$ cat flow/design.v
module std_fp_mult_pipe #(
    parameter WIDTH = 32,
    parameter INT_WIDTH = 16,
    parameter FRAC_WIDTH = 16,
    parameter SIGNED = 0
) (
    input  logic [WIDTH-1:0] left,
    input  logic [WIDTH-1:0] right,
    input  logic             go,
    input  logic             clk,
    input  logic             reset,
    output logic [WIDTH-1:0] out,
    output logic             done
);
  logic [WIDTH-1:0]          rtmp;
  logic [WIDTH-1:0]          ltmp;
  logic [(WIDTH << 1) - 1:0] out_tmp;
  logic done_buf[2:0];
  assign done = done_buf[2];
  assign out = out_tmp[(WIDTH << 1) - INT_WIDTH - 1 : WIDTH - INT_WIDTH];
  logic start;
  assign start = go & done_buf[0] == 0 & done_buf[1] == 0;
  always_ff @(posedge clk) begin
    if (start)
      done_buf[0] <= 1;
    else
      done_buf[0] <= 0;
  end
  always_ff @(posedge clk) begin
    if (go) begin
      done_buf[2] <= done_buf[1];
      done_buf[1] <= done_buf[0];
    end else begin
      done_buf[2] <= 0;
      done_buf[1] <= 0;
    end
  end
  always_ff @(posedge clk) begin
    if (reset) begin
      rtmp <= 0;
      ltmp <= 0;
      out_tmp <= 0;
    end else if (go) begin
      if (SIGNED) begin
        rtmp <= $signed(right);
        ltmp <= $signed(left);
        out_tmp <= $signed(
          { {WIDTH{ltmp[WIDTH-1]}}, ltmp} *
          { {WIDTH{rtmp[WIDTH-1]}}, rtmp}
        );
      end else begin
        rtmp <= right;
        ltmp <= left;
        out_tmp <= ltmp * rtmp;
      end
    end else begin
      rtmp <= 0;
      ltmp <= 0;
      out_tmp <= out_tmp;
    end
  end
endmodule
module std_fp_smult_pipe #(
    parameter WIDTH = 32,
    parameter INT_WIDTH = 16,
    parameter FRAC_WIDTH = 16
) (
    input  [WIDTH-1:0]              left,
    input  [WIDTH-1:0]              right,
    input  logic                    reset,
    input  logic                    go,
    input  logic                    clk,
    output logic [WIDTH-1:0]        out,
    output logic                    done
);
  std_fp_mult_pipe #(
    .WIDTH(WIDTH),
    .INT_WIDTH(INT_WIDTH),
    .FRAC_WIDTH(FRAC_WIDTH),
    .SIGNED(1)
  ) comp (
    .clk(clk),
    .done(done),
    .reset(reset),
    .go(go),
    .left(left),
    .right(right),
    .out(out)
  );
endmodule
$ cat flow/run.sh
#!/bin/bash
# the make line also repeats each setting of config.mk as NAME=value (left out here)
make -C /OpenROAD-flow-scripts/flow DESIGN_CONFIG=/design/flow/config.mk WORK_HOME=/design/flow/orfs CLKGATE_MAP_FILE= finish
$ cat flow/config.mk
export PLATFORM = sky130hd
export DESIGN_NAME = std_fp_smult_pipe
export DESIGN_NICKNAME = std_fp_smult_pipe
export VERILOG_FILES = /design/flow/design.v
export SDC_FILE = /design/flow/constraint.sdc
export NUM_CORES = 4
export LEC_CHECK = 0
export ABC_AREA = 0
export CAP_MARGIN = 20
export CELL_PAD_IN_SITES_DETAIL_PLACEMENT = 2
export CELL_PAD_IN_SITES_GLOBAL_PLACEMENT = 3
export CORE_MARGIN = 4
export CORE_UTILIZATION = 26
export CTS_CLUSTER_SIZE = 53
export GPL_TIMING_DRIVEN = 0
export MAX_ROUTING_LAYER = met4
export SLEW_MARGIN = 20
export TNS_END_PERCENT = 25
$ cat flow/constraint.sdc
create_clock -name core_clock -period 7.5 [get_ports {clk}]
set_input_delay 1.5000 -clock core_clock [delete_from_list [all_inputs] [get_ports {clk}]]
set_output_delay 1.5000 -clock core_clock [all_outputs]
set_load 0.01 [all_outputs]
==> results of run 1 <==
-- timing repair --
action,4_1_cts,5_1_grt
pin swaps,30,55
endpoints found under the setup margin,32,18
gates resized,548,176
buffers inserted,30,31
cloned,0,1
-- cell type report --
class / instances / share of cell area
well taps: 1612 / 0.0536
flip-flops and latches: 99 / 0.0571
repair buffers: 162 / 0.0417
multi-input cells: 2313 / 0.710
inverters: 786 / 0.0786
diodes: 4 / 0.000266
plain buffers: 179 / 0.0503
clock inverters: 6 / 0.00193
clock buffers: 10 / 0.00636
-- metrics by stage --
| step | hold slack (ns) | utilization | instances | area [um2] | TNS (ns) |
|---|---|---|---|---|---|
| after floorplan | 0.389 | - | 3391 | 31800 | 0 |
| after global placement | 0.396 | 0.288 | 5102 | 34800 | -34.57 |
| after detailed placement | 0.415 | 0.288 | 5103 | 34800 | -37.64 |
| after CTS | 0.428 | 0.305 | 5136 | 36800 | -0.00824 |
| after global routing | 0.440 | 0.312 | 5167 | 37600 | -0.0333 |
| final | 0.421 | 0.312 | 5171 | 37600 | 0 |
-- routing by layer --
metal	vias to the layer above	global-route usage	share of wire
li1	10000	-	-
met1	12862	0.311	0.46
met2	343	0.383	0.49
met3	79	0.0158	0.028
met4	0	0.0472	0.020
met5	-	-	0
==> results.json, run 1 <==
{
  "crit_start": "comp.ltmp[18]$_SDFF_PP0_",
  "topCellsByArea": "fa_1, and2_1, inv_1",
  "synthSimpleGateAreaFrac": 0.178,
  "min-delay-start": "comp.done_buf[0]$_DFF_P_",
  "ys.flops": 99,
  "setup_viol": 0,
  "ctsHoldBuffers": 0,
  "slowest_stage": "fa_1",
  "ys_chip_area_um2": 31800,
  "power.density_nw_per_um2": 82.9,
  "switching_share": 0.472,
  "floorplan.core_util": 0.263,
  "cts.root.buffer_cell": "clkbuf_16",
  "pwr-share-clk": 0.178,
  "drcViolationCount": 0,
  "io_pins": 100,
  "cp.depth": 21,
  "powerClk_mw": 0.555,
  "fp.dieH_um": 358,
  "xor_share": 0.0185,
  "critPathBufInv": 3,
  "status": "no timing/DRC/antenna violations",
  "grt_max_degree": 18,
  "wl_per_cell_um": 26.9,
  "syn_area_per_cell_um2": 9.37,
  "clk_latency_ns": 0.47,
  "areaGrowthSynthToFinish_pct": 18.4,
  "critPathRequiredTime_ns": 7.85,
  "gp_congestion": 0.887,
  "synth-edff-count": 0,
  "synthArstFlopShare": 0,
  "tightestPinTransition_ns": 1.07,
  "top_cell": "fa_1",
  "warnings": 27,
  "die-width_um": 358,
  "logic_area_um2": 26700,
  "maxCapViolCount": 0,
  "yosys_cells": 3391,
  "p_comb_mw": 1.93,
  "ys_seq_share": 0.0624,
  "cp.arrival_ns": 7.70,
  "synth.top_cell.area_share": 0.528,
  "criticalPathCategory": "reg -> reg",
  "whs_endpoint": "comp.done_buf[0]$_DFF_P_",
  "cp_common_cell": "fa_1",
  "cp-end-kind": "flip-flop",
  "dr.first_iter.drc_count": 1096,
  "floorplan.nets": 4459,
  "max_slew_margin": 0.289,
  "r2r_cells": 21,
  "grt_pass1_wl_um": 199000,
  "finalHoldViolCount": 0,
  "synth_cell_type_count": 51,
  "leakagePower_nw": 17.4,
  "mux_share": 0.00630,
  "finalClockSkew_ns": 0.0206,
  "maxPowerGroup": "combinational cells",
  "fin_total_pwr_mw": 3.12,
  "clk_pin_slew_ns": 0.08,
  "cts.sinks": 99,
  "nets": 4618,
  "cp-endpoint": "comp.out_tmp[43]$_SDFFE_PP0P_",
  "h-tree-depth": 3,
  "via_count": 23284,
  "fp-row-count": 127,
  "dp_slack_ns": -1.85,
  "clk_path_buf_depth": 2,
  "slew_viol_final": 0,
  "io_buffers": 99,
  "netlist_top_cells_count": "fa_1, inv_1, and2_1, nand2_1, clkbuf_1",
  "pg_seq_mw": 0.631,
  "fill_cells": 13286,
  "fmax_mhz": 136,
  "min_path_cells": 1,
  "netlist_area_um2": 31800,
  "timing.rr.start": "comp.ltmp[18]$_SDFF_PP0_",
  "aoi_share": 0.0274,
  "crit_fanout": 10,
  "p_int_mw": 1.65,
  "path_delay_family": "adder cells",
  "dp_hpwl_um": 122000,
  "viasPerCell": 4.50,
  "ys_sh_adder": 0.592,
  "tritoncts": "built",
  "seqPwrFrac": 0.202,
  "cp_slowest_stage_delay_ns": 0.75,
  "fin_crit_ns": 7.35,
  "fin_ws_ns": 0.151,
  "r2r-end": "comp.out_tmp[43]$_SDFFE_PP0P_",
  "grt-ovfl-total": 0,
  "comb_power_share": 0.620,
  "first_pass_iters": 5,
  "power.switching_mw": 1.47,
  "yosys.area.top_type": "fa_1",
  "top_logic_kind": "adder cells",
  "grt_util_all_layers": 0.230,
  "ir_drop_mv": 0.159,
  "die_area_um2": 128000,
  "numCtsBuffers": 9,
  "synth-main-ff-cell": "dfxtp_1",
  "wl_um": 139000,
  "startpoint_type": "flip-flop",
  "synthCells": 3391,
  "hold_path_class": "reg -> reg",
  "cp_cell_sequence": "clkbuf_8 -> clkbuf_8 -> nand2_1 -> fa_1 -> inv_1 -> fa_1 -> fa_1 -> fa_1 -> fa_1 -> fa_1 -> fa_1 -> fa_1 -> ha_1 -> a21oi_4 -> o21bai_4 -> a21o_1 -> a221oi_2 -> nand2_1 -> and2_4 -> or3_1 -> a31o_2",
  "ys_warn_count": 2,
  "coreArea_um2": 121000,
  "antenna_found_initial": 15,
  "grt_pass1_vias": 26802,
  "seqCellArea_um2": 2150,
  "finalClockPeriodUsage": 0.980,
  "ant_nets": 0,
  "ff2ff_setup_slack_ns": 0.15
}
==> run 2, diff against run 1 <==
Settings changed: ABC_AREA 0 to not set, CELL_PAD_IN_SITES_DETAIL_PLACEMENT 2 to not set, CELL_PAD_IN_SITES_GLOBAL_PLACEMENT 3 to not set, CORE_MARGIN 4 to 2, CORE_UTILIZATION 26 to 72, CTS_CLUSTER_SIZE 53 to 41, GPL_TIMING_DRIVEN 0 to not set, MAX_ROUTING_LAYER met4 to not set, PLACE_DENSITY_LB_ADDON set to 0.0, TNS_END_PERCENT 25 to not set.
Clock period 7.5 ns to 6.78 ns, I/O delays scaled along.
==> run 2 against run 1 <==
Net effect: now fails the layout checks on negative setup slack; first-iteration DRC count went up to 2.5 times the previous value; utilization rose by 56 points; clock power increased by 5.4%; register-to-register slack got worse by 0.79 ns; flip-flop count unchanged; final cell count is 17% lower; count of clock-buffer cells in the layout shrank 1; clock skew down 0.0092 ns; highest routed layer unchanged.
==> results.json, run 2 <==
{
  "status": "finished with violations",
  "so_faults": "negative setup slack",
  "finalClockSkew_ns": 0.0114,
  "viasPerCell": 5.92,
  "hold_slack_ns": 0.416,
  "ant_nets": 0,
  "path_delay_family": "adder cells",
  "final_cell_area_um2": 37900,
  "yosys.area.top_type": "fa_1",
  "ctsHoldBuffers": 0,
  "areaGrowthSynthToFinish_pct": 19.2,
  "slowest_stage": "fa_1",
  "hold_path_class": "reg -> reg",
  "r2r-end": "comp.out_tmp[47]$_SDFFE_PP0P_",
  "switching_share": 0.455,
  "synth.top_cell.area_share": 0.528,
  "power.switching_mw": 1.62,
  "xor_share": 0.0185,
  "maxPowerGroup": "combinational cells",
  "synthArstFlopShare": 0,
  "ys.flops": 99,
  "fin_cells": 4274,
  "via_count": 25282,
  "cp_cell_sequence": "buf_4 -> clkbuf_16 -> nand2_1 -> fa_1 -> fa_1 -> fa_1 -> fa_1 -> inv_1 -> fa_1 -> fa_2 -> fa_2 -> fa_1 -> ha_4 -> a21o_1 -> a21o_1 -> a21o_1 -> a21o_1 -> a221oi_4 -> o31ai_2 -> or3_1 -> nand3_1 -> a21oi_1",
  "cp_slowest_stage_delay_ns": 0.64,
  "wl_per_cell_um": 22.8,
  "fp-row-count": 76,
  "setup_viol": 28,
  "post-route-util": 0.875,
  "cp.depth": 22,
  "synthSimpleGateAreaFrac": 0.178,
  "critPathRequiredTime_ns": 7.07,
  "ys_sh_adder": 0.592,
  "cp.arrival_ns": 7.70,
  "gp_congestion": 0.960,
  "max_slew_margin": 0.332,
  "powerClk_mw": 0.585,
  "synthCells": 3391,
  "ys_warn_count": 2,
  "crit_fanout": 13,
  "finalClockPeriodUsage": 1.09,
  "die_area_um2": 45800,
  "netlist_area_um2": 31800,
  "grt_pass1_vias": 27385,
  "clk_pin_slew_ns": 0.09,
  "grt_util_all_layers": 0.414,
  "first_pass_iters": 8,
  "wl_um": 97400,
  "synth-edff-count": 0,
  "p_comb_mw": 2.29,
  "cp-endpoint": "comp.out_tmp[47]$_SDFFE_PP0P_",
  "cts.root.buffer_cell": "clkbuf_16",
  "yosys_cells": 3391,
  "topCellsByArea": "fa_1, and2_1, inv_1",
  "dp_hpwl_um": 74500,
  "leakagePower_nw": 18.3,
  "cp_common_cell": "fa_1",
  "numCtsBuffers": 9,
  "top_cell": "fa_1",
  "aoi_share": 0.0274,
  "finalSetupTns_ns": -10.49,
  "critPathBufInv": 3,
  "netlist_top_cells_count": "fa_1, inv_1, and2_1, nand2_1, clkbuf_1",
  "place_area_um2": 35800,
  "ys_chip_area_um2": 31800,
  "min_path_cells": 1,
  "die-width_um": 214,
  "antenna_found_initial": 0,
  "floorplan.core_util": 0.734,
  "ir_drop_mv": 0.196,
  "crit_start": "comp.rtmp[4]$_SDFF_PP0_",
  "clk_path_buf_depth": 2,
  "met2_usage": 0.687,
  "clk_latency_ns": 0.42,
  "synth_cell_type_count": 51,
  "startpoint_type": "flip-flop",
  "tritoncts": "built",
  "pwr-share-clk": 0.164,
  "tightestPinTransition_ns": 1.00,
  "timing.rr.start": "comp.rtmp[4]$_SDFF_PP0_",
  "io_buffers": 99,
  "syn_area_per_cell_um2": 9.37,
  "r2r_cells": 22,
  "maxCapViolCount": 0,
  "grt_max_degree": 67,
  "power.density_nw_per_um2": 93.9,
  "comb_power_share": 0.643,
  "floorplan.nets": 4459,
  "cts.sinks": 99,
  "rsz0062_at_grt": "true",
  "fin_ws_ns": -0.638,
  "top_logic_kind": "adder cells",
  "synth-main-ff-cell": "dfxtp_1",
  "slew_viol_final": 0,
  "warnings": 29,
  "numPlacedInstances": 4199,
  "fmax_mhz": 135,
  "io_pins": 100,
  "drcViolationCount": 0,
  "ff2ff_setup_slack_ns": -0.64,
  "pg_seq_mw": 0.687,
  "seqPwrFrac": 0.193,
  "mux_share": 0.00630,
  "grt-ovfl-total": 0,
  "fin_crit_ns": 7.42,
  "criticalPathCategory": "reg -> reg",
  "min-delay-start": "comp.done_buf[1]$_SDFF_PN0_",
  "h-tree-depth": 3,
  "cp-end-kind": "flip-flop",
  "busiest_layer": "met2",
  "fp.dieH_um": 214,
  "p_int_mw": 1.94,
  "finalHoldViolCount": 0,
  "coreArea_um2": 43300,
  "grtUsageMet1": 0.516,
  "grt_pass1_wl_um": 145000,
  "dr.first_iter.drc_count": 2740,
  "whs_endpoint": "comp.done_buf[0]$_DFF_P_",
  "nets": 4751,
  "grtUsageMet3": 0.0777,
  "ys_seq_share": 0.0624
}
## run 2: through the flow
| stage | power (mW) | worst slack (ns) |
|---|---|---|
| final | 3.56 | -0.638 |
| after global routing | 3.71 | -0.739 |
| after CTS | 3.35 | -0.290 |
| after detailed placement | 2.63 | -0.772 |
| after global placement | 2.59 | -0.633 |
| after floorplan | 1.76 | -0.351 |
## run 2: area by class of cell
| type | count | area [um2] |
|---|---|---|
| antenna | 1 | 2.50 |
| clock buffer | 9 | 225 |
| clock inverter | 7 | 73.8 |
| fill | 2102 | 5400 |
| inverter | 786 | 2960 |
| multi-input combinational | 2313 | 27000 |
| sequential | 99 | 2070 |
| tap | 585 | 732 |
| timing repair buffer | 474 | 4840 |
## run 2: layer usage
metal | share of wire | vias to the layer above
met5 | 0 | -
met3 | 0.11 | 585
met2 | 0.48 | 1769
met1 | 0.33 | 12678
met4 | 0.083 | 0
li1 | - | 10250
## run 2: timing repair
| item | 4_1_cts | 5_1_grt |
|---|---|---|
| setup endpoints to repair | 29 | 31 |
| pin swaps | 91 | 82 |
| buffers inserted | 20 | 28 |
| gates resized | 175 | 88 |
| cloned | 5 | 8 |
==> run 3, diff against run 2 <==
Settings changed: CORE_UTILIZATION 72 to 58, CTS_CLUSTER_SIZE 41 to not set, PLACE_DENSITY_LB_ADDON 0.0 to not set.
Clock period 6.78 ns to 4.22 ns, I/O delays scaled along.
==> run 3 against run 2 <==
Net effect: the layout still fails its checks (negative setup slack); synthesized cell count did not move; total power rose by 62%; clock skew rose by 0.011 ns; sequential power rose by about 60%; global-route usage fell by 6.6 points; final area rose by 3.3%; sequential share of layout area fell by 0.11 points; count of clock-buffer cells in the layout did not move; worst hold slack improved by 0.0030 ns; final cell count rose by 4.4%; first-iteration DRC count fell by 47%; critical path depth rose by 1.
==> results.json, run 3 <==
{
  "aoi_share": 0.0274,
  "numCtsBuffers": 9,
  "cp.arrival_ns": 7.55,
  "io_buffers": 99,
  "ys_sh_adder": 0.592,
  "p_int_mw": 3.22,
  "areaGrowthSynthToFinish_pct": 23.2,
  "ant_nets": 0,
  "wl_um": 92300,
  "numPlacedInstances": 4347,
  "criticalPathCategory": "reg -> reg",
  "fp-row-count": 85,
  "power.density_nw_per_um2": 147,
  "ir_drop_mv": 0.225,
  "finalClockSkew_ns": 0.0226,
  "die-width_um": 238,
  "yosys_cells": 3391,
  "maxPowerGroup": "combinational cells",
  "h-tree-depth": 3,
  "ys_warn_count": 2,
  "fp.dieH_um": 238,
  "setup_viol": 32,
  "io_pins": 100,
  "diodes": 0,
  "whs_endpoint": "comp.done_buf[0]$_DFF_P_",
  "antenna_found_initial": 0,
  "so_faults": "negative setup slack",
  "r2r-end": "comp.out_tmp[41]$_SDFFE_PP0P_",
  "cp_slowest_stage_delay_ns": 0.55,
  "finalHoldViolCount": 0,
  "cp-end-kind": "flip-flop",
  "slew_viol_final": 0,
  "clk_pin_slew_ns": 0.10,
  "r2r_cells": 23,
  "max_slew_margin": 0.489,
  "nets": 4829,
  "crit_fanout": 8,
  "syn_area_per_cell_um2": 9.37,
  "fin_crit_ns": 7.25,
  "fin_ws_ns": -3.03,
  "floorplan.nets": 4459,
  "via_count": 23917,
  "synth_cell_type_count": 51,
  "timing.rr.start": "comp.rtmp[11]$_SDFF_PP0_",
  "tightestPinTransition_ns": 0.766,
  "grt_max_degree": 48,
  "pg_seq_mw": 1.10,
  "switching_share": 0.441,
  "synth.top_cell.area_share": 0.528,
  "p_comb_mw": 3.73,
  "fmax_mhz": 138,
  "ff2ff_setup_slack_ns": -3.03,
  "cp_common_cell": "fa_1",
  "synthArstFlopShare": 0,
  "top_logic_kind": "adder cells",
  "ys.flops": 99,
  "top_cell": "fa_1",
  "seqPwrFrac": 0.191,
  "warnings": 31,
  "rsz0062_at_grt": "true",
  "clk_path_buf_depth": 2,
  "grt-ovfl-total": 0,
  "ys_seq_share": 0.0624,
  "comb_power_share": 0.649,
  "cts.root.buffer_cell": "clkbuf_16",
  "drcViolationCount": 0,
  "min_path_cells": 1,
  "synthSimpleGateAreaFrac": 0.178,
  "mux_share": 0.00630,
  "min-delay-start": "comp.done_buf[0]$_DFF_P_",
  "cp-endpoint": "comp.out_tmp[41]$_SDFFE_PP0P_",
  "coreArea_um2": 54000,
  "finalClockPeriodUsage": 1.72,
  "grt_pass1_vias": 26524,
  "critPathBufInv": 5,
  "critPathRequiredTime_ns": 4.52,
  "topCellsByArea": "fa_1, and2_1, inv_1",
  "pwr-share-clk": 0.160,
  "power.switching_mw": 2.53,
  "dr.first_iter.drc_count": 1456,
  "clk_latency_ns": 0.41,
  "crit_start": "comp.rtmp[11]$_SDFF_PP0_",
  "first_pass_iters": 5,
  "cp.depth": 23,
  "tritoncts": "built",
  "ctsHoldBuffers": 0,
  "synth-edff-count": 0,
  "seqCellArea_um2": 2100,
  "netlist_area_um2": 31800,
  "die_area_um2": 56700,
  "netlist_top_cells_count": "fa_1, inv_1, and2_1, nand2_1, clkbuf_1",
  "cp_cell_sequence": "buf_12 -> buf_12 -> buf_12 -> and2_4 -> fa_1 -> fa_2 -> fa_1 -> inv_1 -> fa_1 -> inv_2 -> fa_1 -> fa_1 -> fa_1 -> fa_2 -> ha_4 -> nand2_2 -> nor2_4 -> nand3_4 -> o211a_4 -> o31ai_4 -> a41oi_2 -> or4b_1 -> o311ai_1",
  "wl_per_cell_um": 20.7,
  "fin_cells": 4462,
  "final_cell_area_um2": 39100,
  "gp_congestion": 0.922,
  "yosys.area.top_type": "fa_1",
  "powerClk_mw": 0.918,
  "status": "finished with violations",
  "xor_share": 0.0185,
  "hold_path_class": "reg -> reg",
  "viasPerCell": 5.36,
  "floorplan.core_util": 0.588,
  "dp_hpwl_um": 77200,
  "grt_util_all_layers": 0.348,
  "grt_pass1_wl_um": 149000,
  "leakagePower_nw": 18.8,
  "maxCapViolCount": 0,
  "slowest_stage": "fa_1",
  "dp_slack_ns": -3.32,
  "logic_area_um2": 27400,
  "fill_cells": 4098,
  "synth-main-ff-cell": "dfxtp_1",
  "path_delay_family": "adder cells",
  "cts.sinks": 99,
  "ys_chip_area_um2": 31800,
  "fin_total_pwr_mw": 5.75,
  "place_area_um2": 36200,
  "startpoint_type": "flip-flop",
  "synthCells": 3391
}
==> run 3: metrics by stage <==
stage	hold slack, ns	utilization	setup TNS [ns]
2_1_floorplan	0.389	-	-68.25
3_3_place_gp	0.396	0.671	-95.58
3_5_place_dp	0.409	0.671	-93.94
4_1_cts	0.422	0.712	-83.65
5_1_grt	0.440	0.724	-92.99
6_report	0.419	0.724	-87.77
==> run 3: metal layers <==
metal / up-vias / wire length [um] / global-route usage
li1: 10413 / - / -
met1: 12501 / 36500 / 0.467
met2: 825 / 46400 / 0.587
met3: 178 / 5450 / 0.0445
met4: 0 / 3920 / 0.126
met5: - / 0 / 0
==> run 3: final cells by class <==
cell class | instances | share of cell area
Clock buffer | 9 | 0.00576
Clock inverter | 7 | 0.00182
Inverter | 786 | 0.0756
Multi-Input combinational cell | 2313 | 0.700
Sequential cell | 99 | 0.0536
Tap cell | 696 | 0.0223
Timing Repair Buffer | 552 | 0.141
==> run 3: timing repair <==
item / CTS / global route
gates cloned: 3 / 1
buffers inserted: 70 / 39
resized: 335 / 110
pin swaps: 181 / 89
endpoints found under the setup margin: 32 / 32
==> run 4, diff against run 3 <==
Settings changed: ABC_AREA set to 1, CORE_UTILIZATION 58 to 68, CTS_CLUSTER_SIZE set to 39, HOLD_SLACK_MARGIN set to 0.27.
Clock period 4.22 ns to 4.11 ns, I/O delays scaled along.
==> run 4 against run 3 <==
Net effect: the layout still fails its checks (negative setup slack); total power rose by 21%; maximum frequency increased by 4.6%; combinational power is 29% higher; global-route usage is 8.1 points higher; register-to-register slack improved by 0.21 ns; sequential share of layout area down 0.50 points; area after synthesis is 6.1% higher; critical path depth up 4.
==> results.json, run 4 <==
{
  "coreArea_um2": 49000,
  "nets": 5870,
  "tightestPinTransition_ns": 0.610,
  "max_slew_margin": 0.589,
  "wl_per_cell_um": 20.8,
  "grt_pass1_wl_um": 165000,
  "grt_max_degree": 45,
  "clk_path_buf_depth": 2,
  "slew_viol_final": 0,
  "synthSimpleGateAreaFrac": 0.169,
  "critPathBufInv": 9,
  "synth_cell_type_count": 37,
  "fin_total_pwr_mw": 6.98,
  "grt-ovfl-total": 0,
  "io_pins": 100,
  "cp_slowest_stage_delay_ns": 0.57,
  "ff2ff_setup_slack_ns": -2.82,
  "crit_fanout": 13,
  "crit_start": "comp.rtmp[5]$_SDFF_PP0_",
  "fill_cells": 2445,
  "top_cell": "inv_1",
  "xor_share": 0.00338,
  "cp-end-kind": "flip-flop",
  "ir_drop_mv": 0.226,
  "fin_ws_ns": -2.82,
  "h-tree-depth": 3,
  "clk_pin_slew_ns": 0.09,
  "leakagePower_nw": 24.2,
  "p_int_mw": 3.55,
  "finalClockPeriodUsage": 1.69,
  "ys_seq_share": 0.0588,
  "ys.flops": 99,
  "ys_chip_area_um2": 33700,
  "rsz0062_at_grt": "true",
  "path_delay_family": "adder cells",
  "met2_usage": 0.694,
  "ys_sh_adder": 0.558,
  "p_comb_mw": 4.82,
  "hold_path_class": "reg -> reg",
  "warnings": 31,
  "critPathRequiredTime_ns": 4.42,
  "dr.first_iter.drc_count": 3341,
  "grt_util_all_layers": 0.429,
  "finalHoldViolCount": 0,
  "ant_nets": 0,
  "cts.sinks": 99,
  "logic_area_um2": 28300,
  "pg_seq_mw": 1.12,
  "tritoncts": "built",
  "numCtsBuffers": 9,
  "viasPerCell": 5.56,
  "ys_warn_count": 2,
  "fin_crit_ns": 6.93,
  "cp.arrival_ns": 7.24,
  "synthArstFlopShare": 0,
  "cp.depth": 27,
  "r2r-end": "comp.out_tmp[43]$_SDFFE_PP0P_",
  "timing.rr.start": "comp.rtmp[5]$_SDFF_PP0_",
  "criticalPathCategory": "reg -> reg",
  "io_buffers": 99,
  "mux_share": 0,
  "topCellsByArea": "fa_1, inv_1, nand2_1",
  "busiest_layer": "met2",
  "areaGrowthSynthToFinish_pct": 28.2,
  "place_area_um2": 39100,
  "slowest_stage": "fa_1",
  "powerClk_mw": 1.04,
  "die-width_um": 227,
  "yosys_cells": 4375,
  "syn_area_per_cell_um2": 7.71,
  "grtUsageMet1": 0.540,
  "finalSetupTns_ns": -82.79,
  "synth.top_cell.area_share": 0.498,
  "synth-edff-count": 0,
  "status": "finished with violations",
  "so_faults": "negative setup slack",
  "cp-endpoint": "comp.out_tmp[43]$_SDFFE_PP0P_",
  "power.density_nw_per_um2": 162,
  "hold_slack_ns": 0.424,
  "drcViolationCount": 0,
  "dp_slack_ns": -2.90,
  "final_cell_area_um2": 43200,
  "via_count": 30433,
  "diodes": 0,
  "power.switching_mw": 3.43,
  "switching_share": 0.492,
  "maxPowerGroup": "combinational cells",
  "wl_um": 114000,
  "setup_viol": 32,
  "fp.dieH_um": 227,
  "finalClockSkew_ns": 0.0377,
  "first_pass_iters": 6,
  "cts.root.buffer_cell": "clkbuf_16",
  "fp-row-count": 81,
  "fmax_mhz": 144,
  "clk_latency_ns": 0.44,
  "r2r_cells": 27,
  "comb_power_share": 0.691,
  "startpoint_type": "flip-flop",
  "grtUsageMet3": 0.109,
  "floorplan.core_util": 0.689,
  "aoi_share": 0.0274,
  "whs_endpoint": "comp.done_buf[0]$_DFF_P_",
  "floorplan.nets": 5443,
  "ctsHoldBuffers": 0,
  "dp_hpwl_um": 80800,
  "grt_pass1_vias": 31661,
  "antenna_found_initial": 1,
  "seqCellArea_um2": 2100,
  "seqPwrFrac": 0.160,
  "die_area_um2": 51400,
  "netlist_area_um2": 33700,
  "synthCells": 4375,
  "top_logic_kind": "adder cells",
  "min_path_cells": 1,
  "min-delay-start": "comp.done_buf[0]$_DFF_P_",
  "synth-main-ff-cell": "dfxtp_1",
  "cp_common_cell": "fa_1",
  "pwr-share-clk": 0.149,
  "gp_congestion": 0.986,
  "netlist_top_cells_count": "inv_1, nand2_1, fa_1, nor2_1, clkbuf_1",
  "maxCapViolCount": 0,
  "yosys.area.top_type": "fa_1"
}
## run 4: per-layer routing
metal | vias to the layer above | routed length, um
li1 | 12873 | -
met1 | 14770 | 38300
met2 | 2103 | 52400
met3 | 687 | 14700
met4 | 0 | 8560
met5 | - | 0
## run 4: area by class of cell
cell class	count	area share
clock buffers	9	0.00521
clock inverters	7	0.00206
inverters	1444	0.126
multi-input cells	2636	0.654
flip-flops and latches	99	0.0486
well taps	664	0.0192
repair buffers	612	0.145
## run 4: stage by stage
stage / utilization / cells
floorplan: - / 4375
global placement: 0.799 / 5345
detailed placement: 0.799 / 5345
CTS: 0.848 / 5418
global route: 0.883 / 5471
finish: 0.883 / 5471
## run 4: timing repair
item / in CTS / in global routing
buffers inserted: 61 / 57
cloned: 4 / 3
pin swaps: 165 / 257
gates resized: 436 / 347
endpoints found under the setup margin: 32 / 32
==> run 5, diff against run 4 <==
Settings changed: ABC_AREA 1 to 0, CORE_ASPECT_RATIO set to 0.74, CORE_UTILIZATION 68 to 72, CTS_CLUSTER_DIAMETER set to 175, CTS_CLUSTER_SIZE 39 to 96, HOLD_SLACK_MARGIN 0.27 to not set, SETUP_SLACK_MARGIN set to -0.38, TNS_END_PERCENT set to 5.
Clock period 4.11 ns to 4.12 ns, I/O delays scaled along.
==> run 5 against run 4 <==
Net effect: the layout still fails its checks (negative setup slack); synthesized cell count shrank 22%; register-to-register slack lost 0.45 ns; worst hold slack gained 0.0079 ns; first-iteration DRC count shrank 28%; worst setup slack lost 0.45 ns; final cell count shrank 22%; via count shrank 20%; utilization shrank 3.2 points; area after synthesis shrank 5.8%; total power shrank 19%; global-route usage grew 1.4 points; largest power group unchanged.
==> results.json, run 5 <==
{
  "grt_pass1_wl_um": 148000,
  "cp-endpoint": "comp.out_tmp[41]$_SDFFE_PP0P_",
  "fmax_mhz": 135,
  "ctsHoldBuffers": 0,
  "synthSimpleGateAreaFrac": 0.178,
  "via_count": 24462,
  "fin_crit_ns": 7.39,
  "pwr-share-clk": 0.169,
  "ys.flops": 99,
  "setup_viol": 32,
  "fin_total_pwr_mw": 5.68,
  "hold_path_class": "reg -> reg",
  "floorplan.nets": 4459,
  "ir_drop_mv": 0.253,
  "fp.dieH_um": 185,
  "grt_max_degree": 48,
  "mux_share": 0.00630,
  "fin_ws_ns": -3.27,
  "ys_warn_count": 2,
  "whs_endpoint": "comp.done_buf[0]$_DFF_P_",
  "power.density_nw_per_um2": 153,
  "place_area_um2": 35900,
  "dr.first_iter.drc_count": 2408,
  "clk_pin_slew_ns": 0.09,
  "fp-row-count": 66,
  "tritoncts": "built",
  "cts.root.buffer_cell": "clkbuf_16",
  "synth-main-ff-cell": "dfxtp_1",
  "powerClk_mw": 0.958,
  "grt-ovfl-total": 0,
  "comb_power_share": 0.630,
  "cp_cell_sequence": "buf_12 -> buf_12 -> and2_1 -> fa_1 -> fa_1 -> fa_1 -> inv_1 -> fa_1 -> inv_1 -> fa_1 -> fa_1 -> fa_1 -> fa_1 -> ha_1 -> nand2_1 -> nor2_2 -> buf_4 -> nand3_1 -> o211a_4 -> o31ai_4 -> a41oi_2 -> or4b_4 -> o311ai_4",
  "io_buffers": 99,
  "synthArstFlopShare": 0,
  "seqPwrFrac": 0.202,
  "warnings": 31,
  "tightestPinTransition_ns": 0.963,
  "synth.top_cell.area_share": 0.528,
  "ant_nets": 0,
  "grt_util_all_layers": 0.443,
  "cts.sinks": 99,
  "critPathRequiredTime_ns": 4.45,
  "leakagePower_nw": 18.2,
  "synth-edff-count": 0,
  "syn_area_per_cell_um2": 9.37,
  "p_comb_mw": 3.58,
  "criticalPathCategory": "reg -> reg",
  "die-width_um": 248,
  "topCellsByArea": "fa_1, and2_1, inv_1",
  "ys_seq_share": 0.0624,
  "ys_chip_area_um2": 31800,
  "final_cell_area_um2": 37200,
  "drcViolationCount": 0,
  "coreArea_um2": 43800,
  "fill_cells": 2469,
  "synth_cell_type_count": 51,
  "p_int_mw": 3.14,
  "first_pass_iters": 5,
  "cp_slowest_stage_delay_ns": 0.59,
  "max_slew_margin": 0.357,
  "maxCapViolCount": 0,
  "ff2ff_setup_slack_ns": -3.27,
  "power.switching_mw": 2.54,
  "ys_sh_adder": 0.592,
  "rsz0062_at_grt": "true",
  "h-tree-depth": 3,
  "r2r_cells": 23,
  "floorplan.core_util": 0.726,
  "cp-end-kind": "flip-flop",
  "path_delay_family": "adder cells",
  "critPathBufInv": 5,
  "viasPerCell": 5.72,
  "top_cell": "fa_1",
  "timing.rr.start": "comp.ltmp[13]$_SDFF_PP0_",
  "so_faults": "negative setup slack",
  "io_pins": 100,
  "cp_common_cell": "fa_1",
  "switching_share": 0.447,
  "synthCells": 3391,
  "grt_pass1_vias": 26637,
  "numPlacedInstances": 4238,
  "hold_slack_ns": 0.432,
  "finalClockSkew_ns": 0.0207,
  "dp_hpwl_um": 80500,
  "nets": 4762,
  "numCtsBuffers": 9,
  "gp_congestion": 1.02,
  "crit_fanout": 10,
  "pg_seq_mw": 1.14,
  "netlist_top_cells_count": "fa_1, inv_1, and2_1, nand2_1, clkbuf_1",
  "top_logic_kind": "adder cells",
  "r2r-end": "comp.out_tmp[41]$_SDFFE_PP0P_",
  "crit_start": "comp.ltmp[13]$_SDFF_PP0_",
  "min-delay-start": "comp.done_buf[1]$_SDFF_PN0_",
  "wl_um": 96100,
  "wl_per_cell_um": 22.5,
  "clk_latency_ns": 0.42,
  "finalClockPeriodUsage": 1.79,
  "slowest_stage": "or4b_4",
  "clk_path_buf_depth": 2,
  "maxPowerGroup": "combinational cells",
  "areaGrowthSynthToFinish_pct": 17.1,
  "yosys.area.top_type": "fa_1",
  "slew_viol_final": 0,
  "yosys_cells": 3391,
  "cp.depth": 23,
  "aoi_share": 0.0274,
  "antenna_found_initial": 7,
  "fin_cells": 4280,
  "xor_share": 0.0185,
  "netlist_area_um2": 31800,
  "status": "finished with violations",
  "startpoint_type": "flip-flop",
  "min_path_cells": 1,
  "cp.arrival_ns": 7.72,
  "die_area_um2": 45800,
  "finalHoldViolCount": 0
}
[run 5: stage by stage]
step / util / setup WS [ns] / setup TNS [ns]
2_1_floorplan: - / -3.01 / -76.56
3_3_place_gp: 0.820 / -3.68 / -102.73
3_5_place_dp: 0.820 / -3.71 / -104.15
4_1_cts: 0.837 / -3.16 / -89.05
5_1_grt: 0.850 / -3.44 / -98.44
6_report: 0.850 / -3.27 / -91.74
[run 5: what timing repair did]
| item | in CTS | in global routing |
|---|---|---|
| setup buffers | 10 | 14 |
| gates resized | 115 | 100 |
| endpoints found under the setup margin | 32 | 32 |
| endpoints found under the hold margin | 0 | 0 |
| cloned | 0 | 2 |
| pin swaps | 25 | 68 |
[run 5: metal layers]
metal,global-route usage,wire [um],up-vias
li1,-,-,10276
met1,0.623,37200,12379
met2,0.616,40200,1580
met3,0.226,16000,219
met4,0.0974,2530,8
met5,0.0196,230,-
[run 5: area by class of cell]
type | instances | area [um2] | area share
Clock inverter | 7 | 70.1 | 0.00188
Clock buffer | 9 | 225 | 0.00605
Tap cell | 578 | 723 | 0.0194
Inverter | 786 | 2960 | 0.0794
Antenna cell | 3 | 7.51 | 0.000202
Multi-Input combinational cell | 2313 | 26800 | 0.719
Timing Repair Buffer | 485 | 4410 | 0.119
Sequential cell | 99 | 2070 | 0.0556
==> run 6, diff against run 5 <==
Settings changed: ABC_AREA 0 to not set, CORE_ASPECT_RATIO 0.74 to not set, CORE_UTILIZATION 72 to 40, CTS_CLUSTER_DIAMETER 175 to 142, CTS_CLUSTER_SIZE 96 to 100, SETUP_SLACK_MARGIN -0.38 to not set, TNS_END_PERCENT 5 to 20.
Clock period 4.12 ns to 7.5 ns, I/O delays scaled along.
==> run 6 against run 5 <==
Net effect: now clean on timing, DRC and antenna; first-iteration DRC count down 55%; final cell count up 5.3%; non-clock buffer count down 241; critical path depth up 1; combinational power down 54%; worst setup slack better by 3.5 ns; worst hold slack worse by 0.020 ns; die size up 78%; via count down 12%; clock power down 46%; routed wire length down 14%; critical path type unchanged; critical endpoint is now comp.out_tmp[43]$_SDFFE_PP0P_; largest power group unchanged.
==> results.json, run 6 <==
{
  "status": "no timing/DRC/antenna violations",
  "ys_sh_adder": 0.592,
  "slowest_stage": "fa_1",
  "io_pins": 100,
  "yosys_cells": 3391,
  "grt_pass1_vias": 24058,
  "drcViolationCount": 0,
  "fin_crit_ns": 7.26,
  "cp.depth": 24,
  "grt_pass1_wl_um": 135000,
  "ys.flops": 99,
  "io_buffers": 99,
  "switching_share": 0.447,
  "clk_latency_ns": 0.41,
  "p_int_mw": 1.53,
  "criticalPathCategory": "reg -> reg",
  "rsz0062_at_grt": "true",
  "viasPerCell": 4.80,
  "antenna_found_initial": 0,
  "r2r_cells": 24,
  "ff2ff_setup_slack_ns": 0.24,
  "fmax_mhz": 138,
  "synthCells": 3391,
  "aoi_share": 0.0274,
  "dp_hpwl_um": 69800,
  "tritoncts": "built",
  "synth-main-ff-cell": "dfxtp_1",
  "pwr-share-clk": 0.185,
  "finalHoldViolCount": 0,
  "netlist_top_cells_count": "fa_1, inv_1, and2_1, nand2_1, clkbuf_1",
  "syn_area_per_cell_um2": 9.37,
  "cp.arrival_ns": 7.57,
  "synthSimpleGateAreaFrac": 0.178,
  "critPathBufInv": 5,
  "xor_share": 0.0185,
  "fp.dieH_um": 286,
  "ir_drop_mv": 0.116,
  "finalClockPeriodUsage": 0.968,
  "synth_cell_type_count": 51,
  "die-width_um": 286,
  "cp-endpoint": "comp.out_tmp[43]$_SDFFE_PP0P_",
  "fp-row-count": 103,
  "via_count": 21644,
  "cp_common_cell": "fa_1",
  "crit_fanout": 28,
  "whs_endpoint": "comp.done_buf[0]$_DFF_P_",
  "mux_share": 0.00630,
  "diodes": 0,
  "seqPwrFrac": 0.225,
  "startpoint_type": "flip-flop",
  "power.density_nw_per_um2": 78.4,
  "tightestPinTransition_ns": 0.875,
  "synth-edff-count": 0,
  "min-delay-start": "comp.done_buf[1]$_SDFF_PN0_",
  "logic_area_um2": 26200,
  "wl_um": 82200,
  "hold_path_class": "reg -> reg",
  "setup_viol": 0,
  "finalSetupTns_ns": 0,
  "maxPowerGroup": "combinational cells",
  "yosys.area.top_type": "fa_1",
  "cp_cell_sequence": "buf_12 -> buf_4 -> and2_1 -> fa_1 -> fa_1 -> fa_1 -> inv_1 -> fa_1 -> inv_1 -> fa_1 -> fa_1 -> fa_1 -> fa_1 -> ha_1 -> a21oi_1 -> o21ai_0 -> nor2_1 -> a31oi_1 -> buf_4 -> o21ai_0 -> nand2_1 -> and2_1 -> or3_1 -> a31o_2",
  "numPlacedInstances": 4492,
  "powerClk_mw": 0.513,
  "slew_viol_final": 0,
  "areaGrowthSynthToFinish_pct": 11.1,
  "synthArstFlopShare": 0,
  "ys_warn_count": 2,
  "place_area_um2": 34900,
  "cp-end-kind": "flip-flop",
  "ant_nets": 0,
  "ys_seq_share": 0.0624,
  "dr.first_iter.drc_count": 1078,
  "first_pass_iters": 5,
  "max_slew_margin": 0.417,
  "cts.sinks": 99,
  "synth.top_cell.area_share": 0.528,
  "nets": 4521,
  "leakagePower_nw": 16.9,
  "cp_slowest_stage_delay_ns": 0.55,
  "clk_pin_slew_ns": 0.09,
  "power.switching_mw": 1.24,
  "top_cell": "fa_1",
  "ys_chip_area_um2": 31800,
  "p_comb_mw": 1.63,
  "r2r-end": "comp.out_tmp[43]$_SDFFE_PP0P_",
  "crit_start": "comp.ltmp[8]$_SDFF_PP0_",
  "warnings": 27,
  "fin_cells": 4508,
  "wl_per_cell_um": 18.2,
  "maxCapViolCount": 0,
  "timing.rr.start": "comp.ltmp[8]$_SDFF_PP0_",
  "gp_congestion": 0.868,
  "fill_cells": 7701,
  "clk_path_buf_depth": 2,
  "coreArea_um2": 78900,
  "topCellsByArea": "fa_1, and2_1, inv_1",
  "grt_max_degree": 60,
  "fin_total_pwr_mw": 2.77,
  "pg_seq_mw": 0.622,
  "ctsHoldBuffers": 0,
  "comb_power_share": 0.590,
  "critPathRequiredTime_ns": 7.81,
  "floorplan.nets": 4459,
  "grt-ovfl-total": 0,
  "netlist_area_um2": 31800,
  "numCtsBuffers": 9,
  "path_delay_family": "adder cells",
  "grt_util_all_layers": 0.215,
  "min_path_cells": 1,
  "floorplan.core_util": 0.403,
  "cts.root.buffer_cell": "clkbuf_16",
  "finalClockSkew_ns": 0.0116,
  "die_area_um2": 81700,
  "final_cell_area_um2": 35300,
  "top_logic_kind": "adder cells",
  "seqCellArea_um2": 2000,
  "h-tree-depth": 3
}
==> run 6: area by class of cell <==
cell class                      instances  area share
Clock buffer                           10     0.00677
Clock inverter                          6     0.00163
Inverter                              786      0.0836
Multi-Input combinational cell       2313       0.742
Sequential cell                        99      0.0565
Tap cell                             1050      0.0372
Timing Repair Buffer                  244      0.0724
==> run 6: timing repair <==
| action | CTS | global route |
|---|---|---|
| gates cloned | 0 | 0 |
| endpoints found under the setup margin | 2 | 16 |
| resized | 2 | 30 |
| pin swaps | 0 | 1 |
| buffers inserted | 0 | 0 |
==> run 6: routing by layer <==
layer  routed length, um  up-vias  GRT usage
met4                1930        0     0.0598
met1               35500    11413      0.285
met3                2580       69     0.0209
li1                    -     9775          -
met5                   0        -          0
met2               42300      387      0.375
==> run 6: per-stage QoR <==
| step | hold slack [ns] | utilization | setup slack [ns] |
|---|---|---|---|
| after floorplan | 0.389 | - | 0.216 |
| after global placement | 0.397 | 0.443 | 0.0427 |
| after detailed placement | 0.405 | 0.443 | -0.0381 |
| after CTS | 0.417 | 0.447 | 0.0108 |
| after global routing | 0.436 | 0.448 | -0.0365 |
| final | 0.412 | 0.448 | 0.241 |
==> run 7, diff against run 6 <==
Settings changed: CELL_PAD_IN_SITES_DETAIL_PLACEMENT set to 0, CORE_UTILIZATION 40 to 72, CTS_CLUSTER_DIAMETER 142 to not set, CTS_CLUSTER_SIZE 100 to 38, GPL_ROUTABILITY_DRIVEN set to 0, PLACE_DENSITY_LB_ADDON set to 0.18, SETUP_SLACK_MARGIN set to 1.03, SLEW_MARGIN 20 to 15, TNS_END_PERCENT 20 to not set.
Clock period 7.5 ns to 7.96 ns, I/O delays scaled along.
==> run 7 against run 6 <==
Net effect: utilization grew 41 points; first-iteration DRC count grew to 3.2 times the previous value; critical path depth did not move; final cell count decreased by 7.5%; clock skew is 0.0015 ns higher; register-to-register slack got worse by 0.11 ns; total power increased by 11%; critical path type unchanged; critical endpoint is now comp.out_tmp[45]$_SDFFE_PP0P_; largest cell class unchanged.
==> results.json, run 7 <==
{
  "status": "no timing/DRC/antenna violations",
  "ys_warn_count": 2,
  "io_pins": 100,
  "synthArstFlopShare": 0,
  "dp_hpwl_um": 69300,
  "slew_viol_final": 0,
  "grt_pass1_vias": 28108,
  "fp-row-count": 76,
  "io_buffers": 99,
  "setup_viol": 0,
  "ir_drop_mv": 0.140,
  "synth-main-ff-cell": "dfxtp_1",
  "maxCapViolCount": 0,
  "areaGrowthSynthToFinish_pct": 17.2,
  "rsz0062_at_grt": "true",
  "cp_slowest_stage_delay_ns": 0.91,
  "clk_latency_ns": 0.42,
  "maxPowerGroup": "combinational cells",
  "via_count": 26580,
  "synthSimpleGateAreaFrac": 0.178,
  "comb_power_share": 0.636,
  "netlist_area_um2": 31800,
  "synth-edff-count": 0,
  "ff2ff_setup_slack_ns": 0.13,
  "p_int_mw": 1.63,
  "min_path_cells": 1,
  "synthCells": 3391,
  "drcViolationCount": 0,
  "cp_common_cell": "fa_1",
  "tightestPinTransition_ns": 1.16,
  "cp-endpoint": "comp.out_tmp[45]$_SDFFE_PP0P_",
  "yosys.area.top_type": "fa_1",
  "ys_chip_area_um2": 31800,
  "ctsHoldBuffers": 0,
  "ant_nets": 0,
  "wl_um": 110000,
  "die_area_um2": 45800,
  "grt_util_all_layers": 0.434,
  "powerClk_mw": 0.510,
  "timing.rr.start": "comp.rtmp[4]$_SDFF_PP0_",
  "die-width_um": 214,
  "first_pass_iters": 9,
  "tritoncts": "built",
  "crit_fanout": 8,
  "post-route-util": 0.860,
  "synth.top_cell.area_share": 0.528,
  "crit_start": "comp.rtmp[4]$_SDFF_PP0_",
  "dr.first_iter.drc_count": 3469,
  "finalClockSkew_ns": 0.0131,
  "clk_path_buf_depth": 2,
  "critPathRequiredTime_ns": 8.28,
  "netlist_top_cells_count": "fa_1, inv_1, and2_1, nand2_1, clkbuf_1",
  "yosys_cells": 3391,
  "syn_area_per_cell_um2": 9.37,
  "xor_share": 0.0185,
  "cts.sinks": 99,
  "r2r_cells": 24,
  "finalClockPeriodUsage": 0.984,
  "cp.arrival_ns": 8.15,
  "coreArea_um2": 43300,
  "pg_seq_mw": 0.608,
  "synth_cell_type_count": 51,
  "place_area_um2": 33600,
  "slowest_stage": "a21oi_1",
  "cp.depth": 24,
  "final_cell_area_um2": 37200,
  "top_cell": "fa_1",
  "mux_share": 0.00630,
  "pwr-share-clk": 0.166,
  "floorplan.nets": 4459,
  "logic_area_um2": 27200,
  "ys_seq_share": 0.0624,
  "fp.dieH_um": 214,
  "whs_endpoint": "comp.done_buf[0]$_DFF_P_",
  "fin_ws_ns": 0.127,
  "min-delay-start": "comp.done_buf[0]$_DFF_P_",
  "top_logic_kind": "adder cells",
  "seqPwrFrac": 0.198,
  "floorplan.core_util": 0.734,
  "grt-ovfl-total": 0,
  "criticalPathCategory": "reg -> reg",
  "dp_slack_ns": 0.120,
  "antenna_found_initial": 5,
  "startpoint_type": "flip-flop",
  "fin_crit_ns": 7.83,
  "hold_path_class": "reg -> reg",
  "aoi_share": 0.0274,
  "max_slew_margin": 0.224,
  "clk_pin_slew_ns": 0.08,
  "topCellsByArea": "fa_1, and2_1, inv_1",
  "viasPerCell": 6.37,
  "fill_cells": 1968,
  "nets": 4640,
  "wl_per_cell_um": 26.4,
  "critPathBufInv": 5,
  "r2r-end": "comp.out_tmp[45]$_SDFFE_PP0P_",
  "power.density_nw_per_um2": 82.5,
  "cp-end-kind": "flip-flop",
  "p_comb_mw": 1.95,
  "leakagePower_nw": 17.7,
  "switching_share": 0.468,
  "finalHoldViolCount": 0,
  "power.switching_mw": 1.44,
  "numCtsBuffers": 9,
  "fmax_mhz": 128,
  "ys.flops": 99,
  "seqCellArea_um2": 2180,
  "cts.root.buffer_cell": "clkbuf_16",
  "ys_sh_adder": 0.592,
  "fin_total_pwr_mw": 3.07,
  "grt_pass1_wl_um": 151000,
  "cp_cell_sequence": "buf_12 -> buf_4 -> nand2_1 -> fa_1 -> fa_1 -> fa_1 -> fa_1 -> inv_1 -> fa_1 -> fa_1 -> fa_1 -> fa_1 -> ha_4 -> a21oi_1 -> o21ai_4 -> nor2_4 -> o21bai_4 -> nand3_2 -> o31ai_4 -> buf_4 -> buf_6 -> a21oi_4 -> nor4b_1 -> a211o_1",
  "grt_max_degree": 67,
  "h-tree-depth": 3,
  "finalSetupTns_ns": 0,
  "path_delay_family": "adder cells",
  "warnings": 30
}
## run 7: final cells by class
| cell class | count | area share |
|---|---|---|
| inverter | 786 | 0.0794 |
| clock inverter | 5 | 0.00182 |
| antenna | 8 | 0.000538 |
| timing repair buffer | 363 | 0.102 |
| sequential | 99 | 0.0586 |
| clock buffer | 11 | 0.00652 |
| multi-input combinational | 2313 | 0.732 |
| tap | 585 | 0.0197 |
## run 7: timing repair
item	in CTS	in global routing
endpoints found under the setup margin	32	27
cloned	6	8
endpoints found under the hold margin	0	0
pin swaps	74	68
setup buffers	92	55
resized	271	172
## run 7: per-layer routing
layer | GRT usage | up-vias | part of all wire | wire length, um
met2 | 0.706 | 2574 | 0.45 | 49300
met4 | 0.308 | 0 | 0.11 | 12600
met5 | 0 | - | 0 | 0
met3 | 0.113 | 1058 | 0.15 | 16300
met1 | 0.504 | 12903 | 0.29 | 31800
li1 | - | 10045 | - | -
## run 7: through the flow
stage	hold WS, ns	instances
final	0.423	4170
after global routing	0.451	4162
after CTS	0.427	4099
after detailed placement	0.414	3985
after global placement	0.397	3985
after floorplan	0.389	3391
==> run 8, diff against run 7 <==
Settings changed: ABC_AREA set to 0, CELL_PAD_IN_SITES_DETAIL_PLACEMENT 0 to 1, CORE_ASPECT_RATIO set to 0.67, CORE_UTILIZATION 72 to 53, CTS_CLUSTER_DIAMETER set to 207, CTS_CLUSTER_SIZE 38 to 51, GPL_TIMING_DRIVEN set to 0, HOLD_SLACK_MARGIN set to -0.02, MIN_ROUTING_LAYER set to met2, PLACE_DENSITY set to 0.87, PLACE_DENSITY_LB_ADDON 0.18 to not set, SETUP_SLACK_MARGIN 1.03 to -0.56, SLEW_MARGIN 15 to 10.
==> run 8 against run 7 <==
Net effect: the run now fails in 5_1_grt; synthesized cell count did not move; die size rose by 35%; area after synthesis did not move.
==> results.json, run 8 <==
{
  "status": "stopped before the end",
  "failing_step": "5_1_grt",
  "stop_error": "[ERROR GRT-0116] Global routing finished with congestion. Check the congestion regions in the DRC Viewer.",
  "synth_cell_type_count": 51,
  "fp-row-count": 73,
  "io_pins": 100,
  "h-tree-depth": 3,
  "aoi_share": 0.0274,
  "dp_hpwl_um": 134000,
  "dp_slack_ns": -1.50,
  "cts.root.buffer_cell": "clkbuf_16",
  "top_logic_kind": "adder cells",
  "synth-main-ff-cell": "dfxtp_1",
  "topCellsByArea": "fa_1, and2_1, inv_1",
  "ys_sh_adder": 0.592,
  "ys_seq_share": 0.0624,
  "clk_path_buf_depth": 2,
  "synth.top_cell.area_share": 0.528,
  "xor_share": 0.0185,
  "numCtsBuffers": 9,
  "ys.flops": 99,
  "mux_share": 0.00630,
  "ys_warn_count": 2,
  "floorplan.core_util": 0.536,
  "fp.dieH_um": 204,
  "cts.sinks": 99,
  "grt-ovfl-total": 2093,
  "die-width_um": 303,
  "synthCells": 3391,
  "post_cts_buffers": 0,
  "top_cell": "fa_1",
  "synthArstFlopShare": 0,
  "place_area_um2": 33700,
  "netlist_top_cells_count": "fa_1, inv_1, and2_1, nand2_1, clkbuf_1",
  "yosys.area.top_type": "fa_1",
  "die_area_um2": 62000,
  "yosys_cells": 3391,
  "synthSimpleGateAreaFrac": 0.178,
  "floorplan.nets": 4459,
  "ys_chip_area_um2": 31800,
  "coreArea_um2": 59300,
  "grt_util_all_layers": 0.912,
  "synth-edff-count": 0,
  "syn_area_per_cell_um2": 9.37,
  "netlist_area_um2": 31800,
  "io_buffers": 99
}
==> run 8: what timing repair did <==
| action | CTS |
|---|---|
| hold endpoints to repair | 0 |
| gates resized | 87 |
| hold buffers | 0 |
| setup endpoints to repair | 21 |
==> run 8: through the flow <==
stage / hold WS [ns] / power, mW / instances
after floorplan: 0.389 / 1.49 / 3391
after global placement: 0.397 / 2.01 / 4277
after CTS: 0.425 / 2.76 / 4252
after detailed placement: 0.406 / 2.21 / 4277
==> run 8: routing by layer <==
layer,GRT usage,overflow
met1,-,-
met2,0.888,507
met3,1.01,1122
met4,0.794,298
met5,0.918,166
==> run 9, diff against run 8 <==
Settings changed: ABC_AREA 0 to not set, CELL_PAD_IN_SITES_DETAIL_PLACEMENT 1 to not set, CORE_ASPECT_RATIO 0.67 to not set, CORE_UTILIZATION 53 to 72, CTS_CLUSTER_DIAMETER 207 to 30, CTS_CLUSTER_SIZE 51 to not set, GPL_ROUTABILITY_DRIVEN 0 to not set, GPL_TIMING_DRIVEN 0 to not set, HOLD_SLACK_MARGIN -0.02 to not set, MIN_ROUTING_LAYER met2 to not set, PLACE_DENSITY 0.87 to not set, PLACE_DENSITY_LB_ADDON set to 0.2, SETUP_SLACK_MARGIN -0.56 to 1.11, SLEW_MARGIN 10 to 20.
Clock period 7.96 ns to 7.72 ns, I/O delays scaled along.
==> run 9 against run 8 <==
Net effect: the layout now fails its checks (negative setup slack); area after synthesis unchanged; synthesized cell count unchanged; die size down 26%.
==> results.json, run 9 <==
{
  "maxPowerGroup": "combinational cells",
  "gp_congestion": 1.02,
  "grt_util_all_layers": 0.445,
  "ys_seq_share": 0.0624,
  "fin_ws_ns": -0.0670,
  "final_cell_area_um2": 37500,
  "status": "finished with violations",
  "cp.depth": 23,
  "mux_share": 0.00630,
  "finalSetupTns_ns": -0.0670,
  "netlist_area_um2": 31800,
  "ys_warn_count": 2,
  "clk_pin_slew_ns": 0.07,
  "die_area_um2": 45800,
  "viasPerCell": 6.29,
  "first_pass_iters": 10,
  "r2r-end": "comp.out_tmp[43]$_SDFFE_PP0P_",
  "switching_share": 0.462,
  "yosys_cells": 3391,
  "hold_path_class": "reg -> reg",
  "startpoint_type": "flip-flop",
  "drcViolationCount": 0,
  "cp-endpoint": "comp.out_tmp[43]$_SDFFE_PP0P_",
  "cts.root.buffer_cell": "clkbuf_16",
  "cp-end-kind": "flip-flop",
  "synth_cell_type_count": 51,
  "pwr-share-clk": 0.161,
  "fp-row-count": 76,
  "grt_pass1_vias": 27597,
  "r2r_cells": 23,
  "numCtsBuffers": 9,
  "ys_sh_adder": 0.592,
  "tightestPinTransition_ns": 1.05,
  "clk_latency_ns": 0.42,
  "h-tree-depth": 3,
  "aoi_share": 0.0274,
  "critPathBufInv": 4,
  "dr.first_iter.drc_count": 3540,
  "power.switching_mw": 1.47,
  "fp.dieH_um": 214,
  "top_logic_kind": "adder cells",
  "xor_share": 0.0185,
  "so_faults": "negative setup slack",
  "antenna_found_initial": 2,
  "critPathRequiredTime_ns": 8.03,
  "min_path_cells": 1,
  "dp_hpwl_um": 70800,
  "hold_slack_ns": 0.416,
  "grt-ovfl-total": 0,
  "ant_nets": 0,
  "max_slew_margin": 0.299,
  "setup_viol": 1,
  "ff2ff_setup_slack_ns": -0.07,
  "clk_path_buf_depth": 2,
  "synth.top_cell.area_share": 0.528,
  "io_pins": 100,
  "ys_chip_area_um2": 31800,
  "grt_pass1_wl_um": 154000,
  "min-delay-start": "comp.done_buf[1]$_SDFF_PN0_",
  "coreArea_um2": 43300,
  "tritoncts": "built",
  "ys.flops": 99,
  "slowest_stage": "fa_1",
  "syn_area_per_cell_um2": 9.37,
  "power.density_nw_per_um2": 85.0,
  "p_comb_mw": 2.06,
  "finalHoldViolCount": 0,
  "p_int_mw": 1.72,
  "warnings": 29,
  "seqPwrFrac": 0.192,
  "timing.rr.start": "comp.ltmp[15]$_SDFF_PP0_",
  "nets": 4660,
  "floorplan.nets": 4459,
  "cp.arrival_ns": 8.09,
  "floorplan.core_util": 0.734,
  "crit_start": "comp.ltmp[15]$_SDFF_PP0_",
  "dp_slack_ns": -0.0657,
  "crit_fanout": 7,
  "fin_crit_ns": 7.79,
  "rsz0062_at_grt": "true",
  "synthCells": 3391,
  "synth-main-ff-cell": "dfxtp_1",
  "criticalPathCategory": "reg -> reg",
  "io_buffers": 99,
  "whs_endpoint": "comp.done_buf[0]$_DFF_P_",
  "synthArstFlopShare": 0,
  "cts.sinks": 99,
  "die-width_um": 214,
  "wl_per_cell_um": 26.4,
  "comb_power_share": 0.647,
  "finalClockPeriodUsage": 1.01,
  "topCellsByArea": "fa_1, and2_1, inv_1",
  "slew_viol_final": 0,
  "top_cell": "fa_1",
  "finalClockSkew_ns": 0.00964,
  "ir_drop_mv": 0.174,
  "leakagePower_nw": 17.8,
  "netlist_top_cells_count": "fa_1, inv_1, and2_1, nand2_1, clkbuf_1",
  "place_area_um2": 33900,
  "yosys.area.top_type": "fa_1",
  "maxCapViolCount": 0,
  "pg_seq_mw": 0.612,
  "wl_um": 110000,
  "cp_slowest_stage_delay_ns": 0.78,
  "via_count": 26296,
  "diodes": 0,
  "grt_max_degree": 62,
  "areaGrowthSynthToFinish_pct": 18.2,
  "powerClk_mw": 0.513,
  "cp_cell_sequence": "buf_12 -> buf_6 -> and2_1 -> fa_2 -> fa_2 -> fa_1 -> inv_1 -> fa_1 -> inv_1 -> fa_1 -> fa_2 -> fa_1 -> fa_2 -> ha_4 -> a21oi_4 -> a21oi_2 -> o211ai_1 -> a31oi_4 -> o21ai_2 -> nand2_1 -> and2_4 -> or3_1 -> a31o_2",
  "fill_cells": 2002,
  "path_delay_family": "adder cells",
  "fmax_mhz": 128,
  "synthSimpleGateAreaFrac": 0.178,
  "synth-edff-count": 0
}
==> run 9: final cells by class <==
cell class,instances,area (um2),area share
flip-flops and latches,99,2160,0.0576
clock inverters,3,48.8,0.00130
inverters,786,2960,0.0788
clock buffers,11,243,0.00647
well taps,585,732,0.0195
multi-input cells,2313,27300,0.726
repair buffers,383,4140,0.110
==> run 9: per-layer routing <==
metal / up-vias / wire, um / share of wire / global-route usage
met1: 12940 / 34000 / 0.31 / 0.546
met2: 2429 / 48500 / 0.44 / 0.684
met4: 6 / 10800 / 0.098 / 0.286
li1: 10075 / - / - / -
met3: 846 / 17000 / 0.15 / 0.148
met5: - / 76 / 0.00069 / 0.00417
==> run 9: what timing repair did <==
action | 4_1_cts | 5_1_grt
setup endpoints to repair | 32 | 30
resized | 283 | 185
hold buffers | 0 | 0
gates cloned | 10 | 5
pin swaps | 111 | 124
setup buffers | 91 | 56
==> run 9: metrics by stage <==
step	util	power [mW]	std cells
4_1_cts	0.838	2.86	4119
3_3_place_gp	0.783	2.13	4004
5_1_grt	0.868	3.30	4180
2_1_floorplan	-	1.54	3391
6_report	0.868	3.19	4180
3_5_place_dp	0.783	2.16	4004
==> run 10, diff against run 9 <==
Settings changed: CORE_UTILIZATION 72 to 61, CTS_CLUSTER_DIAMETER 30 to not set, PLACE_DENSITY_LB_ADDON 0.2 to not set, SETUP_SLACK_MARGIN 1.11 to 1.66.
Clock period 7.72 ns to 5.72 ns, I/O delays scaled along.
==> run 10 against run 9 <==
Net effect: still fails the layout checks on negative setup slack; worst setup slack got worse by 1.4 ns; clock skew increased by 0.016 ns; clock power increased by 37%; worst hold slack improved by 0.0039 ns; critical endpoint is now comp.out_tmp[40]$_SDFFE_PP0P_; largest cell class unchanged.
==> results.json, run 10 <==
{
  "cts.root.buffer_cell": "clkbuf_16",
  "timing.rr.start": "comp.rtmp[11]$_SDFF_PP0_",
  "so_faults": "negative setup slack",
  "fin_cells": 4473,
  "syn_area_per_cell_um2": 9.37,
  "dp_slack_ns": -1.77,
  "met2_usage": 0.586,
  "rsz0062_at_grt": "true",
  "fmax_mhz": 139,
  "fin_ws_ns": -1.49,
  "powerClk_mw": 0.702,
  "top_logic_kind": "adder cells",
  "r2r_cells": 25,
  "finalClockPeriodUsage": 1.26,
  "seqPwrFrac": 0.187,
  "ys_warn_count": 2,
  "synth-main-ff-cell": "dfxtp_1",
  "grt_pass1_wl_um": 148000,
  "min-delay-start": "comp.done_buf[1]$_SDFF_PN0_",
  "pwr-share-clk": 0.161,
  "comb_power_share": 0.652,
  "coreArea_um2": 51400,
  "synthCells": 3391,
  "finalHoldViolCount": 0,
  "grtUsageMet3": 0.0828,
  "setup_viol": 32,
  "nets": 4855,
  "warnings": 31,
  "switching_share": 0.439,
  "first_pass_iters": 5,
  "maxCapViolCount": 0,
  "floorplan.core_util": 0.618,
  "topCellsByArea": "fa_1, and2_1, inv_1",
  "dp_hpwl_um": 76600,
  "grt_pass1_vias": 26956,
  "synth_cell_type_count": 51,
  "numCtsBuffers": 9,
  "io_buffers": 99,
  "cp_common_cell": "fa_1",
  "yosys_cells": 3391,
  "criticalPathCategory": "reg -> reg",
  "place_area_um2": 36100,
  "wl_um": 94200,
  "startpoint_type": "flip-flop",
  "tightestPinTransition_ns": 0.761,
  "areaGrowthSynthToFinish_pct": 24.3,
  "cp-endpoint": "comp.out_tmp[40]$_SDFFE_PP0P_",
  "power.switching_mw": 1.91,
  "critPathRequiredTime_ns": 6.07,
  "crit_start": "comp.rtmp[11]$_SDFF_PP0_",
  "antenna_found_initial": 1,
  "whs_endpoint": "comp.done_buf[0]$_DFF_P_",
  "wl_per_cell_um": 21.1,
  "synth.top_cell.area_share": 0.528,
  "min_path_cells": 1,
  "via_count": 24368,
  "ys_seq_share": 0.0624,
  "crit_fanout": 7,
  "pg_seq_mw": 0.813,
  "aoi_share": 0.0274,
  "fp-row-count": 83,
  "max_slew_margin": 0.492,
  "finalClockSkew_ns": 0.0254,
  "top_cell": "fa_1",
  "gp_congestion": 0.930,
  "ff2ff_setup_slack_ns": -1.49,
  "fill_cells": 3518,
  "fp.dieH_um": 232,
  "p_comb_mw": 2.83,
  "synthArstFlopShare": 0,
  "synthSimpleGateAreaFrac": 0.178,
  "ys.flops": 99,
  "ant_nets": 0,
  "clk_pin_slew_ns": 0.10,
  "hold_path_class": "reg -> reg",
  "fin_total_pwr_mw": 4.35,
  "xor_share": 0.0185,
  "slowest_stage": "fa_2",
  "power.density_nw_per_um2": 110,
  "clk_path_buf_depth": 2,
  "mux_share": 0.00630,
  "clk_latency_ns": 0.41,
  "drcViolationCount": 0,
  "dr.first_iter.drc_count": 1598,
  "grt_max_degree": 61,
  "die_area_um2": 53900,
  "grt_util_all_layers": 0.367,
  "hold_slack_ns": 0.420,
  "io_pins": 100,
  "ys_chip_area_um2": 31800,
  "grtUsageMet1": 0.470,
  "final_cell_area_um2": 39500,
  "floorplan.nets": 4459,
  "netlist_area_um2": 31800,
  "cp.depth": 25,
  "slew_viol_final": 0,
  "leakagePower_nw": 18.9,
  "tritoncts": "built",
  "fin_crit_ns": 7.21,
  "path_delay_family": "adder cells",
  "status": "finished with violations",
  "grt-ovfl-total": 0,
  "cp_slowest_stage_delay_ns": 0.55,
  "busiest_layer": "met2",
  "cp-end-kind": "flip-flop",
  "viasPerCell": 5.45,
  "critPathBufInv": 6,
  "cp.arrival_ns": 7.56,
  "p_int_mw": 2.44,
  "maxPowerGroup": "combinational cells",
  "r2r-end": "comp.out_tmp[40]$_SDFFE_PP0P_",
  "synth-edff-count": 0,
  "yosys.area.top_type": "fa_1",
  "netlist_top_cells_count": "fa_1, inv_1, and2_1, nand2_1, clkbuf_1",
  "ys_sh_adder": 0.592,
  "numPlacedInstances": 4318,
  "h-tree-depth": 3,
  "ir_drop_mv": 0.217,
  "die-width_um": 232,
  "cts.sinks": 99
}
-- run 10: per-layer routing --
| layer | share of wire | vias up | routed length [um] |
|---|---|---|---|
| met1 | 0.38 | 12643 | 35700 |
| li1 | - | 10464 | - |
| met2 | 0.48 | 980 | 45300 |
| met4 | 0.065 | 0 | 6090 |
| met3 | 0.076 | 281 | 7170 |
| met5 | 0 | - | 0 |
-- run 10: cell type report --
type / count / area [um2] / share of cell area
Antenna cell: 1 / 2.50 / 0.0000634
Clock buffer: 9 / 225 / 0.00570
Clock inverter: 7 / 83.8 / 0.00212
Inverter: 786 / 2960 / 0.0749
Multi-Input combinational cell: 2313 / 27500 / 0.697
Sequential cell: 99 / 2120 / 0.0536
Tap cell: 680 / 851 / 0.0215
Timing Repair Buffer: 578 / 5740 / 0.145
-- run 10: metrics by stage --
stage | setup TNS [ns] | util
2_1_floorplan | -20.55 | -
3_3_place_gp | -42.05 | 0.702
3_5_place_dp | -44.75 | 0.702
4_1_cts | -36.21 | 0.750
5_1_grt | -45.71 | 0.768
6_report | -39.85 | 0.768
-- run 10: what timing repair did --
| action | CTS | global route |
|---|---|---|
| cloned | 6 | 1 |
| setup endpoints to repair | 32 | 32 |
| gates resized | 344 | 139 |
| pin swaps | 153 | 135 |
| setup buffers | 89 | 42 |
| hold buffers | 0 | 0 |
No activity file was given, so power comes from the tool's default toggle rates.
